==> inputs of 01-06 <==
==> flow/design.v <==
module alu_top (
    input             clk,
    input      [7:0]  a_in,
    input      [7:0]  b_in,
    input      [3:0]  command_in,
    input             oe,
    output reg [15:0] d_out
);
    reg [7:0] a_q, b_q;
    reg [3:0] cmd_q;
    reg       oe_q;
    wire [15:0] alu_out;
    always @(posedge clk) begin
        a_q   <= a_in;
        b_q   <= b_in;
        cmd_q <= command_in;
        oe_q  <= oe;
        d_out <= alu_out;
    end
    alu u_alu (.a_in(a_q), .b_in(b_q), .command_in(cmd_q), .oe(oe_q), .d_out(alu_out));
endmodule

module alu ( input [7:0]a_in,b_in,input [3:0]command_in,input oe,output [15:0]d_out);
	parameter 	ADD = 4'b0000,
				INC = 4'b0001,
				SUB =  4'b0010,
				DEC = 4'b0011,
				MUL = 4'b0100,
				DIV = 4'b0101,
				SHL = 4'b0110,
				SHR = 4'b0111,
				AND = 4'b1000,
				OR = 4'b1001,
				INV = 4'b1010,
				NAND = 4'b1011,
				NOR = 4'b1100,
				XOR = 4'b1101,
				XNOR = 4'b1110,
				BUF = 4'b1111;
	reg [15:0] out;
	always@(command_in,a_in,b_in)
		begin
			case(command_in)
				ADD : out = a_in+b_in;
				INC : out = a_in+1'b1;
				SUB : out = a_in-b_in;
				DEC : out = a_in-1'b1;
				MUL : out = a_in*b_in;
				DIV : out = (b_in == 8'd0) ? 16'hFFFF : a_in/b_in;
				SHL : out = a_in<<1;
				SHR : out = a_in>>1;
				AND : out = a_in&&b_in;
				OR : out = a_in||b_in;
				INV : out = !(a_in);
				NAND : out = ~(a_in&b_in);
				NOR : out = ~(a_in|b_in);
				XOR : out = a_in^b_in;
				XNOR : out = a_in~^b_in;
				BUF : out = a_in;
			endcase
		end
	assign d_out = (oe) ? out : 16'h0000;
endmodule  
==> flow/run.sh <==
#!/bin/bash
# the make line also repeats each setting of config.mk as NAME=value (left out here)
make -C /OpenROAD-flow-scripts/flow DESIGN_CONFIG=/design/flow/config.mk WORK_HOME=/design/flow/orfs CLKGATE_MAP_FILE= finish
==> flow/config.mk <==
export PLATFORM = sky130hd
export DESIGN_NAME = alu_top
export DESIGN_NICKNAME = alu_top
export VERILOG_FILES = /design/flow/design.v
export SDC_FILE = /design/flow/constraint.sdc
export NUM_CORES = 4
export LEC_CHECK = 0
export ABC_AREA = 0
export CAP_MARGIN = 15
export CORE_ASPECT_RATIO = 0.87
export CORE_MARGIN = 2
export CORE_UTILIZATION = 33
export CTS_CLUSTER_DIAMETER = 137
export SETUP_SLACK_MARGIN = 2.69
export SLEW_MARGIN = 40
==> flow/constraint.sdc <==
create_clock -name core_clock -period 16.9 [get_ports {clk}]
set_input_delay 3.3800 -clock core_clock [delete_from_list [all_inputs] [get_ports {clk}]]
set_output_delay 3.3800 -clock core_clock [all_outputs]
set_load 0.01 [all_outputs]
==> 04-10: changes against 01-06 <==
- CORE_UTILIZATION: 33 -> 46
- CTS_CLUSTER_DIAMETER: 137 -> 394
- GPL_TIMING_DRIVEN: not set -> 0
==> 01-08: changes against 01-06 <==
- ABC_AREA: 0 -> not set
- CAP_MARGIN: 15 -> 5
- CORE_ASPECT_RATIO: 0.87 -> not set
- CORE_UTILIZATION: 33 -> 70
- CTS_CLUSTER_DIAMETER: 137 -> not set
- SETUP_SLACK_MARGIN: 2.69 -> 2.79
- SLEW_MARGIN: 40 -> 20
==> flow/constraint.sdc (replaced) <==
create_clock -name core_clock -period 10.6 [get_ports {clk}]
set_input_delay 2.1200 -clock core_clock [delete_from_list [all_inputs] [get_ports {clk}]]
set_output_delay 2.1200 -clock core_clock [all_outputs]
set_load 0.01 [all_outputs]
==> summary of the runs <==
Against 01-06, the clock-buffer cell count of 04-10 is higher by 1. Between 04-10 and 01-06, the lower first-iteration DRC count is in 01-06 (gap 0.58%, measured against 01-06). 04-10 ran to the end with violations: setup timing. 01-06 reached the layout checks and failed them: setup timing. 01-08 never finished: it broke off in 4_1_cts. Between 01-06 and 04-10, the lower critical path depth is in 01-06 (gap 2). Against 01-08, the die size of 04-10 is higher by about 50%. Against 04-10, the worst setup slack of 01-06 is higher by 0.98 ns.
==> figures <==
Achievable clock frequency: 01-06 44.5 MHz; 04-10 42.6 MHz; 01-08 -
Slowest cell on the critical path: 01-06 sky130_fd_sc_hd__o41a_1; 04-10 sky130_fd_sc_hd__a2111oi_4; 01-08 -
Total placed instance area: 01-06 0.0134 sq mm; 04-10 0.0113 sq mm; 01-08 0.0132 sq mm
Endpoint type of the worst setup path: 01-06 flip-flop; 04-10 flip-flop; 01-08 -
Post-CTS setup buffer count: 01-06 76; 04-10 153; 01-08 -
Result of the run: 01-06 failed layout checks; 04-10 failed layout checks; 01-08 aborted with a tool error
Failing step: 01-06 -; 04-10 -; 01-08 4_1_cts
Layout check failures: 01-06 setup timing; 04-10 setup timing; 01-08 -
Final estimated routing congestion in global placement: 01-06 0.933; 04-10 0.956; 01-08 1.10
Critical path buffer and inverter count: 01-06 24; 04-10 27; 01-08 -
M1 wire length: 01-06 16.6 mm; 04-10 16.4 mm; 01-08 -
Floorplan die width: 01-06 190 um; 04-10 162 um; 01-08 123 um

* * *

==> fjord: inputs <==
// alu_top: RTL as listed in full above, without the edits since
clock: 22.2 ns
lec_check: 0
cap_margin: 40
core_margin: 2
core_utilization: 65
slew_margin: 20
run.sh (not shown) runs the stock make flow with config.mk's settings and CLKGATE_MAP_FILE=.
==> lagoon (differences from fjord) <==
CAP_MARGIN = 20   (was 40)
CORE_ASPECT_RATIO = 1.48   (was not set)
CORE_MARGIN = 4   (was 2)
CORE_UTILIZATION = 40   (was 65)
SLEW_MARGIN = 15   (was 20)
==> flow/constraint.sdc (replaced) <==
create_clock -name core_clock -period 24.0 [get_ports {clk}]
set_input_delay 4.8000 -clock core_clock [delete_from_list [all_inputs] [get_ports {clk}]]
set_output_delay 4.8000 -clock core_clock [all_outputs]
set_load 0.01 [all_outputs]
==> xenon (differences from fjord) <==
ABC_AREA = 1   (was not set)
CAP_MARGIN = 20   (was 40)
CORE_UTILIZATION = 72   (was 65)
CTS_CLUSTER_DIAMETER = 396   (was not set)
CTS_CLUSTER_SIZE = 93   (was not set)
SETUP_SLACK_MARGIN = 3.01   (was not set)
TNS_END_PERCENT = 5   (was not set)
==> flow/constraint.sdc (replaced) <==
create_clock -name core_clock -period 9.95 [get_ports {clk}]
set_input_delay 1.9900 -clock core_clock [delete_from_list [all_inputs] [get_ports {clk}]]
set_output_delay 1.9900 -clock core_clock [all_outputs]
set_load 0.01 [all_outputs]
==> zinc (differences from fjord) <==
ABC_AREA = 1   (was not set)
CAP_MARGIN = 0   (was 40)
CORE_UTILIZATION = 70   (was 65)
CTS_CLUSTER_DIAMETER = 102   (was not set)
CTS_CLUSTER_SIZE = 11   (was not set)
SETUP_SLACK_MARGIN = 0.1   (was not set)
==> flow/constraint.sdc (replaced) <==
create_clock -name core_clock -period 24.0 [get_ports {clk}]
set_input_delay 4.8000 -clock core_clock [delete_from_list [all_inputs] [get_ports {clk}]]
set_output_delay 4.8000 -clock core_clock [all_outputs]
set_load 0.01 [all_outputs]
==> summary of the runs <==
xenon failed in 3_5_place_dp with DPL-0033. fjord finished but fails on negative setup slack. lagoon completed with no timing, DRC or antenna violations. zinc completed, yet does not pass: negative setup slack. The highest non-clock buffer count belongs to fjord, the lowest to lagoon. In sequential cell count, zinc and lagoon do not differ. Sequential share of layout area, highest first: lagoon, zinc, fjord. The highest first-iteration DRC count belongs to zinc, the lowest to lagoon.
==> figures <==
| metric | fjord | lagoon | xenon | zinc |
|---|---|---|---|---|
| Status | complete, but fails checks | complete, no violations | aborted with a tool error | complete, but fails checks |
| Stage where the flow stopped | - | - | 3_5_place_dp | - |
| Violated checks | negative setup slack | - | - | negative setup slack |
| Number of unique standard cell types used by synthesis | 96 | 96 | 60 | 60 |
| Yosys chip area | 0.009965 mm2 | 0.009965 mm2 | 0.01022 mm2 | 0.01022 mm2 |
| Critical setup path kind | reg -> reg | reg -> reg | - | reg -> reg |
| Highest metal layer with signal wires | met4 | met4 | - | met4 |
| Met1 Resource Use GR | 49.75% | 27.02% | - | 49.08% |
| Fraction of the mapped netlist area in simple logic gates | 22.10% | 22.10% | 30.41% | 30.41% |
| Remaining routing DRC violations | 0 | 0 | - | 0 |
| Residual antenna-violating net count after detailed routing | 0 | 0 | - | 0 |
| FF-to-FF Start | b_q[0]$_DFF_P_ | b_q[0]$_DFF_P_ | - | b_q[7]$_DFF_P_ |
| Time the worst path needs with I/O delays and setup | 23.30 ns | 22.96 ns | - | 24.05 ns |
| Ratio of layout area to synthesized area | 1.2672x | 1.2211x | - | 1.2105x |
| Met2 wire length | 15.66 mm | 17.40 mm | - | 15.91 mm |

* * *

==> v8 <==
RTL: the design.v shown in full above, as it stands there.
Settings: LEC_CHECK=0, CAP_MARGIN=40, CORE_MARGIN=2, CORE_UTILIZATION=70, HOLD_SLACK_MARGIN=0.29, SETUP_SLACK_MARGIN=0.15, SLEW_MARGIN=20; clock period 22.4 ns.
==> v10 (differences from v8) <==
CORE_UTILIZATION = 68   (was 70)
CTS_CLUSTER_SIZE = 21   (was default)
HOLD_SLACK_MARGIN = 0.3   (was 0.29)
SETUP_SLACK_MARGIN = default   (was 0.15)
==> flow/constraint.sdc (replaced) <==
create_clock -name core_clock -period 22.2 [get_ports {clk}]
set_input_delay 4.4400 -clock core_clock [delete_from_list [all_inputs] [get_ports {clk}]]
set_output_delay 4.4400 -clock core_clock [all_outputs]
set_load 0.01 [all_outputs]
==> notes.md <==
run results: status did not finish, Stop stage global routing, Stop Error [ERROR GRT-0232] Routing congestion too high. Check the congestion heatmap in the GUI., routability congestion estimate 0.974, DIE AREA 15200 sq um
-- figures above: v8

==> notes.md <==
fresh numbers from the pnr run: setup violation total in the final timing report 2, Initial DRT Pass Iterations 8, layout check fault list setup timing, number of cells in the design after placement around 1600, worst setup slack after layout -2490 ps, DIE AREA 15600 sq um, status finished with violations, chip area estimate from yosys synthesis 9960 sq um
-- figures above: v10

